## run A
// ahb_to_apb_bridge
module ahb_to_apb_bridge
#(
        parameter AHB_AW = 32,
        parameter APB_AW = 32,
        parameter AHB_DW = 32,
        parameter APB_DW = 8,
        parameter FIFO_SIZE = 8
)
(
        HCLK,        
        HRESETn,     
        HADDR,       
        HSIZE,       
        HWDATA,      
        HWRITE,      
        HRDATA,      
        HREADY,      
        HRESP,       
        HSELAPB,     
        PADDR,       
        PSEL,        
        PENABLE,     
        PWRITE,      
        PWDATA,      
        PRDATA,      
        PREADY,      
        PSLVERR      
);
Size in the first run: roughly 1,400 cells after synthesis, ~670 flip-flops, ~160 I/O pins, ~27,000 um2 of cells after synthesis.
make LEC_CHECK=0 CAP_MARGIN=0 CORE_MARGIN=2 CORE_UTILIZATION=72 CTS_CLUSTER_DIAMETER=93 HOLD_SLACK_MARGIN=-0.09 SETUP_SLACK_MARGIN=-0.27 SLEW_MARGIN=20 finish   # period 2.9 ns
run.sh (not shown) runs the stock make flow with config.mk's settings and CLKGATE_MAP_FILE=.
Run A ran in full, but the layout does not pass; the checks complain about setup timing.
Inputs modified between run A and run B:
- CORE_UTILIZATION changed from 72 to 66
- HOLD_SLACK_MARGIN removed (was -0.09)
- SETUP_SLACK_MARGIN removed (was -0.27)
- CAP_MARGIN changed from 0 to 20
- CTS_CLUSTER_DIAMETER removed (was 93)
Findings:
For the final cell area excluding filler cells, run B came in 920 um2 higher than run A did.
Reported for run B and run A, tally of nets with antenna violations remaining after routing turned out identical to the last digit.
Run B finished all stages; however, its layout fails the closing checks, the failures being setup timing.
Compared with run A, run B improves worst setup slack.
Changes observed in run B relative to run A: critical path data arrival time lost 0.02 ns; wire length fell 4.8%.
[run B] final period utilization fell 0.63 points relative to run A
Compared with run A, run B shows a higher number of fill cells.
Run A → run B: via count of the first global-routing pass dropped 441, total power moved up.
For run C, these inputs were changed with respect to run B:
- putting PLACE_DENSITY at 0.42 where nothing was set
- putting CTS_CLUSTER_SIZE at 10 where nothing was set
- putting ABC_AREA at 1 where nothing was set
- swapping 66 for 72 in CORE_UTILIZATION
- swapping 20 for 30 in SLEW_MARGIN
- putting TNS_END_PERCENT at 10 where nothing was set
- putting CTS_CLUSTER_DIAMETER at 50 where nothing was set
- putting SETUP_SLACK_MARGIN at 0.86 where nothing was set
- putting CORE_ASPECT_RATIO at 0.5 where nothing was set
==> results <==
Run C finished every stage; the final checks, however, were not passed, the failures being setup timing.
| run B | all stages done | FAIL | setup timing |
Note that the number of nets at the end of the flow recorded for run B amounts to 0.62 times the value seen in run C.
Comparing the two runs side by side, run C comes out behind run B on final wirelength.
Global-route met3 utilization on run C is up relative to run B.
Run C vs run B on number of inserted diodes: run C is the higher one.
Run B -> run C: average cell area after synthesis decreased by more than a quarter
Higher chip area line of the yosys report was reported by run C, not run B.
Run C vs run B: total buffers and inverters traversed by the critical path up in run C
Diff run B..run C | total of flip-flops plus latches after synthesis | negligible
The run showing the greater fraction of the cycle the final worst path needs is run C.
Against run B, worst setup margin in run C came out worse.
In run C, the clock network power came out 7.2% above the value in run B.
--- input diff run C..run D ---
- SLEW_MARGIN: 30 -> 20
- ABC_AREA: 1 -> unset
- SETUP_SLACK_MARGIN: 0.86 -> -0.27
- CORE_ASPECT_RATIO: 0.5 -> unset
- HOLD_SLACK_MARGIN: unset -> -0.09
- CTS_CLUSTER_SIZE: 10 -> unset
- CTS_CLUSTER_DIAMETER: 50 -> 93
- TNS_END_PERCENT: 10 -> unset
- CAP_MARGIN: 20 -> 0
- PLACE_DENSITY: 0.42 -> 0.39
Results
- Although it ran to completion, run D produced a layout that fails the final checks because of setup timing.
- Looking at placed wire-length estimate across run C and run D, the one that comes out lower is run D.
- Run D has more setup slack than run C.
- Looking at top logic cell family in the synthesized netlist, the simple AND/OR/NAND/NOR gates result is from run C; the multiplexers one comes from run D.
- Re number of non-clock inverters: run D is 98 down on run C.
- Diff run C and run D: standby leakage power lower in run D
- In terms of clock network area share, run C and run D differ only marginally.
- Instance count along the most critical hold path in run D vs run C: down 2
- In the tables for run C and run D, count of cells along the worst register-to-register path reads lower with run D.
- NOTE non-clock buffer count run C->run D decreased by more than 10%
- Sort run C and run D by wire length, ascending, and run D comes first.

========
run a:
Starting RTL as in the previous note.
make LEC_CHECK=0 ABC_AREA=1 CAP_MARGIN=0 CELL_PAD_IN_SITES_GLOBAL_PLACEMENT=0 CORE_ASPECT_RATIO=0.87 CORE_MARGIN=2 CORE_UTILIZATION=72 CTS_CLUSTER_DIAMETER=42 CTS_CLUSTER_SIZE=29 MAX_ROUTING_LAYER=met4 PLACE_DENSITY=0.64 SETUP_SLACK_MARGIN=0.84 SLEW_MARGIN=20 finish   # period 2.91 ns
| run a | all stages done | FAIL | negative setup slack |
Relative to run a, the following input files were edited for run b:
- removing MAX_ROUTING_LAYER (formerly met4)
- changing CAP_MARGIN from 0 to 20
- changing CORE_UTILIZATION from 72 to 40
- removing CTS_CLUSTER_SIZE (formerly 29)
- removing CTS_CLUSTER_DIAMETER (formerly 42)
- removing ABC_AREA (formerly 1)
- removing CORE_ASPECT_RATIO (formerly 0.87)
- removing SETUP_SLACK_MARGIN (formerly 0.84)
- removing CELL_PAD_IN_SITES_GLOBAL_PLACEMENT (formerly 0)
- removing PLACE_DENSITY (formerly 0.64)
- changing the clock period (ns, I/O delays scaled along) from 2.91 to 6.0
- Synthesized area shrinks by a few percent when moving from run a to run b.
- Against run a, register-to-register slack in run b came out better.
- Run b finished end to end and its layout was clean on timing, DRC and antenna.
- Run a: all stages done; final checks FAILED (negative setup slack).
- Basic-gate share of the synthesized area counting and, or, nand and nor cells (lower): run b
- Setup slack in run b is larger than in run a.
- Relative to run a, the average detailed-routed wire length per instance of run b is lower by 7.5 µm.
- Of the two values seen for biggest combinational cell group after synthesis, multiplexers was produced by run b and simple AND/OR/NAND/NOR gates by run a.
- Looking at heaviest power group, the sequential cells result is from run b; the combinational logic one comes from run a.
- Looking at net switching fraction of the power across run a and run b, the one that comes out higher is run a.
- Going from run a to run b, the routed wire length on met2 was found to have gone down by about 37%.
Power and IR drop assume default switching activity.
